== build 64 ==
==> flow/design.v <==
module FAdd(
    input rst,
    input clk,
    input  [31:0]               a,
    input  [31:0]               b,
    output reg [31:0]           c,
    output reg [2:0]           state
);
    parameter NAN = 32'b01111111100000000000000000000001;  
    parameter ZERO = 32'b0;  
    wire a_s = a[31];
    wire b_s = b[31];
    wire [7:0] a_e = a[30:23];
    wire [7:0] b_e = b[30:23];
    wire [22:0] a_m = a[22:0];
    wire [22:0] b_m = b[22:0];
    wire a_e_max = a_e == 8'b11111111;
    wire b_e_max = b_e == 8'b11111111;
    wire a_e_min = a_e == 8'b0;
    wire b_e_min = b_e == 8'b0;
    wire a_m_min = a_m == 23'b0;
    wire b_m_min = b_m == 23'b0;
    wire a_inf = a_e_max & a_m_min;
    wire b_inf = b_e_max & b_m_min;
    wire a_nan = a_e_max & ~a_m_min;
    wire b_nan = b_e_max & ~b_m_min;
    wire a_zero = a_e_min & a_m_min;
    wire b_zero = b_e_min & b_m_min;
    wire a_denorm = a_e_min & ~a_m_min;
    wire b_denorm = b_e_min & ~b_m_min;
    wire inverse = (a_s ^ b_s) & (a_e == b_e) & (a_m == b_m);
    wire special_case = a_nan | b_nan | a_inf | b_inf | a_zero | b_zero | inverse;
    wire [31:0] special_output = (a_nan | b_nan) ? NAN :
    a_inf ? ((b_inf & (a_s ^ b_s)) ? NAN : a) :
    b_inf ? b :
    a_zero ? ((b_zero & (a_s ^ b_s) ? ZERO : b)) :
    b_zero ? a :
    inverse ? ZERO : 32'hffffffff;
    reg a_sign;
    reg b_sign;
    reg [26:0] a_add;
    reg [26:0] b_add;
    reg [7:0] a_exp;
    reg [7:0] b_exp;
    parameter READ = 3'd0,
    ALIGN = 3'd1,
    ADD = 3'd2,
    NORM = 3'd3,
    DENORM = 3'd4,
    ROUND = 3'd5,
    PACK = 3'd6,
    OUTPUT = 3'd7;
    reg c_sign;
    reg[27:0] c_add;
    reg[7:0] c_exp;
always @(posedge clk) begin
if (!rst) begin
    state <= READ;
end
else begin
case (state)
READ: begin
    a_sign <= a_s;
    b_sign <= b_s;
    a_add <= {~a_denorm, a_m, 3'b0};
    b_add <= {~b_denorm, b_m, 3'b0};
    a_exp <= a_denorm ? 8'b1 : a_e;
    b_exp <= b_denorm ? 8'b1 : b_e;
    c <= special_output;
    state <= special_case ? OUTPUT : ALIGN;
end
ALIGN: begin
    if (a_exp > b_exp) begin
        b_exp <= b_exp + 1;
        b_add <= b_add >> 1;
        b_add[0] <= b_add[0] | b_add[1];  
    end else if (a_exp < b_exp) begin
        a_exp <= a_exp + 1;
        a_add <= a_add >> 1;
        a_add[0] <= a_add[0] | a_add[1];
    end else begin
        state <= ADD;
    end
end
ADD: begin
    c_exp <= a_exp;
    if (a_sign == b_sign) begin
        c_add <= a_add + b_add;
        c_sign <= a_sign;
    end else if (a_add > b_add) begin
        c_add <= a_add - b_add;
        c_sign <= a_sign;
    end else begin
        c_add <= b_add - a_add;
        c_sign <= b_sign;
    end
    state <= NORM;
end
NORM: begin
    if (c_add[27]) begin  
        c_exp <= c_exp + 1;
        c_add <= c_add >> 1;
        c_add[0] <= c_add[0] | c_add[1];
    end else if (~c_add[26] & c_exp != 8'b0) begin  
        c_exp <= c_exp - 1;
        c_add <= c_add << 1;
    end else begin
        state <= DENORM;
    end
end
DENORM: begin
    if (c_exp == 8'b0) begin  
        c_exp <= c_exp + 1;
        c_add <= c_add >> 1;
        c_add[0] <= c_add[0] | c_add[1];
    end
    state <= ROUND;
end
ROUND: begin
    if (c_add[2] & (c_add[1] | c_add[0] | c_add[3])) begin
        c_add <= c_add + 4'b1000;
    end
    state <= PACK;
end
PACK: begin
    c[31] <= c_sign;
    c[22:0] <= c_add[25:3];
    if (c_exp == 8'b11111111) begin  
        c[30:0] <= {8'b11111111, 23'b0};
    end else if (c_add[27]) begin  
        c[30:23] <= c_exp + 1;
    end else if (~c_add[26]) begin  
        c[30:23] <= c_exp - 1;
    end else begin
        c[30:23] <= c_exp;
    end
    state <= OUTPUT;
end
OUTPUT: begin
end
endcase
end
end
endmodule
export LEC_CHECK = 0
export ABC_AREA = 1
export CAP_MARGIN = 0
export CORE_MARGIN = 2
export CORE_UTILIZATION = 72
export CTS_CLUSTER_DIAMETER = 350
export CTS_CLUSTER_SIZE = 96
export PLACE_DENSITY = 0.37
export SETUP_SLACK_MARGIN = 0.46
export SLEW_MARGIN = 20
create_clock -name core_clock -period 3.06 [get_ports {clk}]
run.sh (not shown) runs the stock make flow with config.mk's settings and CLKGATE_MAP_FILE=.
Build 64: GRT-0232 in global routing (5_1_grt) -> run aborted
#### Input delta (build 55 over build 64)
diff --git a/flow/config.mk b/flow/config.mk
--- a/flow/config.mk
+++ b/flow/config.mk
@@ -8,3 +8,3 @@
 export ABC_AREA = 1
-export CAP_MARGIN = 0
+export CAP_MARGIN = 40
 export CORE_MARGIN = 2
@@ -14,3 +14,2 @@
 export PLACE_DENSITY = 0.37
-export SETUP_SLACK_MARGIN = 0.46
 export SLEW_MARGIN = 20
==> comparison <==
Build 55 reached the end of the flow, and the finished layout is clean on the timing, DRC and antenna checks. Build 55 gives less setup fix buffers added after clock tree synthesis than build 64 did. Changes observed in build 55 relative to build 64: placed wire-length estimate after detailed placement lower; count of cells resized by post-cts repair lower; area of the core roughly the same; total placed instance area lower; area figure in the yosys stat output roughly the same. Level count of the clock H-tree: build 55 vs build 64, no meaningful difference. Relative to build 64, final estimated routing congestion in global placement has decreased by about 5% in build 55. As far as instance tally after logic synthesis goes, build 64 and build 55 are indistinguishable; the numbers are identical. Re quantity of I/O buffers inserted on ports: no difference whatsoever between build 55 and build 64.
--- input diff build 55..build 83 ---
==> flow/config.mk <==
export PLATFORM = sky130hd
export DESIGN_NAME = FAdd
export DESIGN_NICKNAME = FAdd
export VERILOG_FILES = /design/flow/design.v
export SDC_FILE = /design/flow/constraint.sdc
export NUM_CORES = 4
export LEC_CHECK = 0
export CAP_MARGIN = 20
export CORE_MARGIN = 2
export CORE_UTILIZATION = 72
export CTS_CLUSTER_DIAMETER = 377
export CTS_CLUSTER_SIZE = 100
export SLEW_MARGIN = 20
==> flow/constraint.sdc <==
create_clock -name core_clock -period 7.16 [get_ports {clk}]
set_input_delay 1.4320 -clock core_clock [delete_from_list [all_inputs] [get_ports {clk}]]
set_output_delay 1.4320 -clock core_clock [all_outputs]
set_load 0.01 [all_outputs]
### Flow results
Build 83 ran to completion and came out clean on the timing, DRC and antenna checks.
Of build 83 and build 55, the run reporting the lower simple logic cell fraction of the synthesized area was build 83.
Sequential cell area share: build 83 vs build 55 up 5.2 points
Per the comparison of build 83 with build 55, total power draw fell by 77%; smallest setup slack after layout rose by 2.04 ns.
Between build 55 and build 83, the flow reports floorplan row count decreasing by a little under 10%.
Critical path depth (higher): build 55
Input changes introduced in build 56 (baseline for comparison: build 83):
diff --git a/flow/config.mk b/flow/config.mk
--- a/flow/config.mk
+++ b/flow/config.mk
@@ -7,7 +7,6 @@
 export LEC_CHECK = 0
+export ABC_AREA = 1
 export CAP_MARGIN = 20
 export CORE_MARGIN = 2
-export CORE_UTILIZATION = 72
-export CTS_CLUSTER_DIAMETER = 377
-export CTS_CLUSTER_SIZE = 100
+export CORE_UTILIZATION = 71
 export SLEW_MARGIN = 20
==> flow/constraint.sdc <==
create_clock -name core_clock -period 2.18 [get_ports {clk}]
set_input_delay 0.4360 -clock core_clock [delete_from_list [all_inputs] [get_ports {clk}]]
set_output_delay 0.4360 -clock core_clock [all_outputs]
set_load 0.01 [all_outputs]
==> comparison <==
Compared with build 83, in build 56 total cell area reported by yosys after synthesis increased 2600 sq um; synthesized cell count increased 972; overall die area increased about 20%.
Register share after synthesis (higher): build 83
Against build 83, netlist area before placement in build 56 rose by more than 10%.
Summary of the comparison: number of different library cells in the post-synthesis netlist is lower in build 56, relative to build 83.
Build 56 has net count after synthesis above what build 83 had.
Relative to build 83, number of core rows has gone up in build 56.
Run status, build 56: aborted in clock tree synthesis (4_1_cts), error DPL-0038
The run showing the smaller die outline width is build 83.
Modified inputs, build 74 compared to build 56
diff --git a/flow/config.mk b/flow/config.mk
--- a/flow/config.mk
+++ b/flow/config.mk
@@ -7,6 +7,6 @@
 export LEC_CHECK = 0
-export ABC_AREA = 1
 export CAP_MARGIN = 20
 export CORE_MARGIN = 2
-export CORE_UTILIZATION = 71
+export CORE_UTILIZATION = 68
+export HOLD_SLACK_MARGIN = -0.09
 export SLEW_MARGIN = 20
==> flow/constraint.sdc <==
create_clock -name core_clock -period 3.66 [get_ports {clk}]
set_input_delay 0.7320 -clock core_clock [delete_from_list [all_inputs] [get_ports {clk}]]
set_output_delay 0.7320 -clock core_clock [all_outputs]
set_load 0.01 [all_outputs]
Results
- The layout from build 74, despite a flow that completed every stage, fails the layout checks, with the failing checks listed as negative setup slack.
- Relative to build 56, synthesized cell count has decreased by 972 in build 74.
- The number of instances in the placed design in build 74 sits 42% below the value recorded for build 56.
- Compared with build 56, in build 74 xor/xnor cell area share of the yosys netlist shows an increase of 2.5 points, chip area from the yosys synthesis statistics down about 17%, placement-stage cell area dropped about 27%, mean instance size in the synthesized netlist increased by 2.2 sq um relative to the old numbers.
- Re area of the core: build 56 and build 74 aren't equal, and the lower value belongs to build 74.
- Build 74 gives more worst slack after detailed placement than build 56 did.
- Going from build 56 to build 74, the synthesized area was found to have gone down by about 17%.
- Going from build 56 to build 74, the AND-OR/OR-AND share of the synthesized area was found to have gone up by 13 points.

* * *

Setup of job 1177:
RTL: the design.v shown in full above, as it stands there.
export LEC_CHECK = 0
export ABC_AREA = 1
export CAP_MARGIN = 20
export CELL_PAD_IN_SITES_GLOBAL_PLACEMENT = 2
export CORE_ASPECT_RATIO = 0.84
export CORE_MARGIN = 6
export CORE_UTILIZATION = 61
export CTS_CLUSTER_DIAMETER = 328
export CTS_CLUSTER_SIZE = 28
export GPL_TIMING_DRIVEN = 1
export MAX_ROUTING_LAYER = met4
export MIN_ROUTING_LAYER = met2
export PLACE_DENSITY = 0.46
export SLEW_MARGIN = 10
create_clock -name core_clock -period 5.6 [get_ports {clk}]
FAIL job 1177 @ 3_1_place_gp_skip_io: tool exited with error
--- input diff job 1177..job 1565 ---
==> flow/config.mk <==
export PLATFORM = sky130hd
export DESIGN_NAME = FAdd
export DESIGN_NICKNAME = FAdd
export VERILOG_FILES = /design/flow/design.v
export SDC_FILE = /design/flow/constraint.sdc
export NUM_CORES = 4
export LEC_CHECK = 0
export ABC_AREA = 1
export CAP_MARGIN = 20
export CORE_MARGIN = 2
export CORE_UTILIZATION = 62
export CTS_CLUSTER_DIAMETER = 350
export CTS_CLUSTER_SIZE = 96
export SLEW_MARGIN = 20
==> flow/constraint.sdc <==
create_clock -name core_clock -period 3.06 [get_ports {clk}]
set_input_delay 0.6120 -clock core_clock [delete_from_list [all_inputs] [get_ports {clk}]]
set_output_delay 0.6120 -clock core_clock [all_outputs]
set_load 0.01 [all_outputs]
Results
The final layout from job 1565, which completed every stage, passed the timing, DRC and antenna checks at the end of the flow. Job 1565 vs. job 1177: number of synthesized register bits now sits at about the same level; proportion of register bits with asynchronous set or reset after synthesis has remained practically unchanged; die width lost about 13%. Between job 1565 and job 1177, the site row count is higher for job 1565. Reported for job 1565 and job 1177, share of synthesized cell area in and, or, nand and nor gates turned out identical to the last digit. Proportion of synthesized chip area in sequential cells came out exactly the same in job 1565 and job 1177. Compared job 1177 against job 1565; synthesized cell count within noise. Area enclosed by the die boundary delta for job 1565 relative to job 1177: 3100 um2 lower.
Inputs modified between job 1565 and job 6865:
diff --git a/flow/config.mk b/flow/config.mk
--- a/flow/config.mk
+++ b/flow/config.mk
@@ -7,8 +7,10 @@
 export LEC_CHECK = 0
 export ABC_AREA = 1
-export CAP_MARGIN = 20
+export CAP_MARGIN = 40
+export CORE_ASPECT_RATIO = 0.7
 export CORE_MARGIN = 2
-export CORE_UTILIZATION = 62
+export CORE_UTILIZATION = 72
 export CTS_CLUSTER_DIAMETER = 350
 export CTS_CLUSTER_SIZE = 96
+export PLACE_DENSITY = 0.37
 export SLEW_MARGIN = 20
[summary]
Job 6865 had finished all stages when the layout checks came back failing, citing setup timing. Full die area: higher on job 1565. Job 6865 gives more met3 wire length than job 1565 did. met1 global-route usage, job 6865 and job 1565, lower one = job 1565. Of job 6865 and job 1565, it is job 6865 that has the higher sequential power. From job 1565 to job 6865 the numbers moved as follows: number of vias after detailed routing increased 581; maximum number of pins on one net before global-route repair decreased 19%.
What job 5682 does differently from job 6865 at the input level:
==> flow/config.mk <==
export PLATFORM = sky130hd
export DESIGN_NAME = FAdd
export DESIGN_NICKNAME = FAdd
export VERILOG_FILES = /design/flow/design.v
export SDC_FILE = /design/flow/constraint.sdc
export NUM_CORES = 4
export LEC_CHECK = 0
export CAP_MARGIN = 20
export CORE_MARGIN = 2
export CORE_UTILIZATION = 72
export CTS_CLUSTER_DIAMETER = 384
export CTS_CLUSTER_SIZE = 100
export PLACE_DENSITY = 0.37
export SETUP_SLACK_MARGIN = -0.69
export SLEW_MARGIN = 20
==> flow/constraint.sdc <==
create_clock -name core_clock -period 7.16 [get_ports {clk}]
set_input_delay 1.4320 -clock core_clock [delete_from_list [all_inputs] [get_ports {clk}]]
set_output_delay 1.4320 -clock core_clock [all_outputs]
set_load 0.01 [all_outputs]
Results
Job 5682: PASS, flow complete, no timing, DRC or antenna violations. Taking job 6865 as the reference, in job 5682 total buffers and inverters traversed by the critical path dropped 2; total routing usage reported by global routing dropped 4.4 points; cell count dropped about 40%; count of non-CTS buffers in the layout dropped 99. Re fraction of the yosys area taken by sequential cells: job 6865 was lower than job 5682. Compared to job 6865, job 5682 has final worst setup slack 2170 ps higher. | power after layout | job 5682 vs job 6865 | better |. [job 5682] number of nets at floorplan fell about 36% relative to job 6865.

* * *

RTL: the design.v shown in full above, as it stands there.
Settings: LEC_CHECK=0, CAP_MARGIN=20, CORE_MARGIN=2, CORE_UTILIZATION=40, CTS_CLUSTER_DIAMETER=399, CTS_CLUSTER_SIZE=99, SETUP_SLACK_MARGIN=-0.98, SLEW_MARGIN=20; clock period 10.0 ns.
Rerun with:
CORE_UTILIZATION = 38   (was 40)
CTS_CLUSTER_DIAMETER = unset   (was 399)
CTS_CLUSTER_SIZE = unset   (was 99)
SETUP_SLACK_MARGIN = unset   (was -0.98)
clock period = 5.36 ns   (was 10.0 ns; I/O delays follow)
- worst setup slack is worse by 3.5 ns
- wire length came out higher slightly
- global-route usage fell by 1.3 points
- cell area is higher slightly
- clock skew is lower by 0.0062 ns
- final cell count came out higher slightly
- first-iteration DRC count shrinks by a few percent
- utilization shrinks by 1.6 points
Rerun with:
CORE_UTILIZATION = 69   (was 38)
SETUP_SLACK_MARGIN = 0.56   (was unset)
clock period = 4.2 ns   (was 5.36 ns; I/O delays follow)
Outcome:
- The new run finished with timing, DRC and antenna clean
- fmax climbs by 8.6%
- wire length rises by 3.0%
- total power is higher by 36%
- cell count goes down by 7.3%
- area after synthesis is unchanged
- clock skew increases by 0.0058 ns
- cell area grows by 3.7%
- synthesized cell count stays the same
- worst setup slack degrades by 0.83 ns

* * *

## garnet
Starts from the design.v that is shown in full above.
clock: 3.67 ns
lec_check: 0
cap_margin: 20
core_aspect_ratio: 1.03
core_margin: 3
core_utilization: 72
cts_cluster_diameter: 29
gpl_routability_driven: 1
min_routing_layer: met1
setup_slack_margin: 0.01
slew_margin: 20
tns_end_percent: 100
The layout from garnet, despite a flow that completed every stage, fails the layout checks, with the failing checks listed as negative setup slack.
### garnet -> zinc
- TNS_END_PERCENT removed (was 100)
- PLACE_DENSITY_LB_ADDON newly set to 0.27
- CTS_CLUSTER_DIAMETER changed from 29 to 395
- SETUP_SLACK_MARGIN changed from 0.01 to -0.26
- CTS_CLUSTER_SIZE newly set to 99
- CORE_UTILIZATION changed from 72 to 40
- the clock period (ns, I/O delays scaled along) changed from 3.67 to 3.3
[summary]
- Between garnet and zinc, core utilization of the finished layout is higher for garnet, zinc comes in under that.
- garnet reports its termination of the worst setup path as c_add[11] while zinc reports c_add[13].
- Although it ran to completion, zinc produced a layout that fails the final checks because of negative setup slack.
- Looking at total negative slack for setup checks across garnet and zinc, the one that comes out higher is garnet.
- The flip-flop count on garnet is in line with that on zinc.
Input changes introduced in nickel (baseline for comparison: zinc):
- removing CTS_CLUSTER_SIZE (formerly 99)
- changing SETUP_SLACK_MARGIN from -0.26 to 0.19
- removing PLACE_DENSITY_LB_ADDON (formerly 0.27)
- changing CORE_UTILIZATION from 40 to 58
- changing CTS_CLUSTER_DIAMETER from 395 to 29
## What came out
- In nickel the implementation ran to completion but is not tape-out ready, as the final checks report negative setup slack.
- nickel vs zinc, capture point of the worst path: c_add[4] vs c_add[13]
- From zinc to nickel the numbers moved as follows: detailed-route wire length climbed about 7%, area overhead of the layout relative to synthesis climbed 4.3 points, summed area of non-filler cells in the final layout climbed 3.2%, fraction of the mapped netlist area in simple logic gates barely changed.
- Critical path launch point: b_add[13] -> zinc, b_add[0] -> nickel
- Est. power | nickel vs zinc | nickel higher
The inputs of onyx differ from those of nickel as listed below.
- CELL_PAD_IN_SITES_DETAIL_PLACEMENT now 0, previously not set
- CTS_CLUSTER_DIAMETER now 181, was 29
- CORE_UTILIZATION now 40, was 58
- CORE_ASPECT_RATIO now 0.67, was 1.03
- HOLD_SLACK_MARGIN now 0.04, previously not set
- CAP_MARGIN now 40, was 20
- GPL_TIMING_DRIVEN now 0, previously not set
- CORE_MARGIN now 9, was 3
- PLACE_DENSITY_LB_ADDON now 0.27, previously not set
- MAX_ROUTING_LAYER now met4, previously not set
- ABC_AREA now 1, previously not set
- SETUP_SLACK_MARGIN now 0.67, was 0.19
==> comparison <==
onyx went all the way through the flow, and no timing, DRC or antenna check failed. Re count of clock-net buffers in the final layout: nickel was lower than onyx. Between onyx and nickel, the clock network latency to the later pin of the worst-skew pair does not differ in any meaningful way. Sort nickel and onyx by net switching share of the total power asc -> top: nickel. Between nickel and onyx, the overall power of the completed layout is higher for onyx. In the flow results for nickel and onyx, the sequential power is larger on onyx.
[inputs] harbor vs onyx
- CORE_UTILIZATION now 58, was 40
- CELL_PAD_IN_SITES_DETAIL_PLACEMENT no longer set, was 0
- CTS_CLUSTER_DIAMETER now 28, was 181
- CORE_ASPECT_RATIO now 1.03, was 0.67
- CAP_MARGIN now 20, was 40
- HOLD_SLACK_MARGIN no longer set, was 0.04
- ABC_AREA no longer set, was 1
- GPL_TIMING_DRIVEN no longer set, was 0
- CORE_MARGIN now 3, was 9
- MAX_ROUTING_LAYER no longer set, was met4
- SETUP_SLACK_MARGIN now 0.19, was 0.67
- PLACE_DENSITY_LB_ADDON no longer set, was 0.27
==> comparison <==
Ran to the end and failed final checks on negative setup slack: harbor.
Delta (harbor minus onyx): via count of the first global-routing pass saw a decrease; fraction of standard cell area that is sequential saw an increase; clock share of power saw an increase; total global-route track usage saw an increase; cell area saw a decrease.
Area occupied by registers: onyx vs harbor, no meaningful difference
Compare onyx and harbor | worst-case setup margin in the final layout lower: harbor
The higher worst hold-check slack of onyx and harbor is in harbor.
Of onyx and harbor, the lower number of cell instances on the worst register-to-register path belongs to harbor.
Changes observed in harbor relative to onyx: maximum frequency now sits lower, utilization now larger.
For pepper, these inputs were changed with respect to harbor:
- setting CTS_CLUSTER_SIZE to 99 for the first time
- setting PLACE_DENSITY_LB_ADDON to 0.27 for the first time
- changing SETUP_SLACK_MARGIN from 0.19 to -0.26
- changing CTS_CLUSTER_DIAMETER from 28 to 397
- changing CORE_UTILIZATION from 58 to 40
### Flow results
- Layout checks on pepper: not met. Flow itself completed; violations: negative setup slack.
- Compared with harbor, placement density in the core of pepper is lower.
- Compared with harbor, pepper instantiates a larger number of cells.
- Power share of the clock group: pepper vs harbor up 0.3 points
- Cell area after layout was higher in the run labelled harbor.
- When pepper is set beside harbor, its worst setup slack turns out to be 100 ps larger.
- pepper: count of clock buffers in the final design 2 above harbor
- Diff harbor -> pepper | ratio of final minimum period to clock period | decrease of 3.2 points
- On detailed placement HPWL, pepper does worse than harbor.
- From harbor to pepper, synthesized chip area reported by yosys did not move at all.
- pepper against harbor: layout filler cell count higher, worst max-slew margin expressed relative to the limit shows an increase of 19 points.
Power figures rest on the tool's default switching activity, not on a simulated workload.
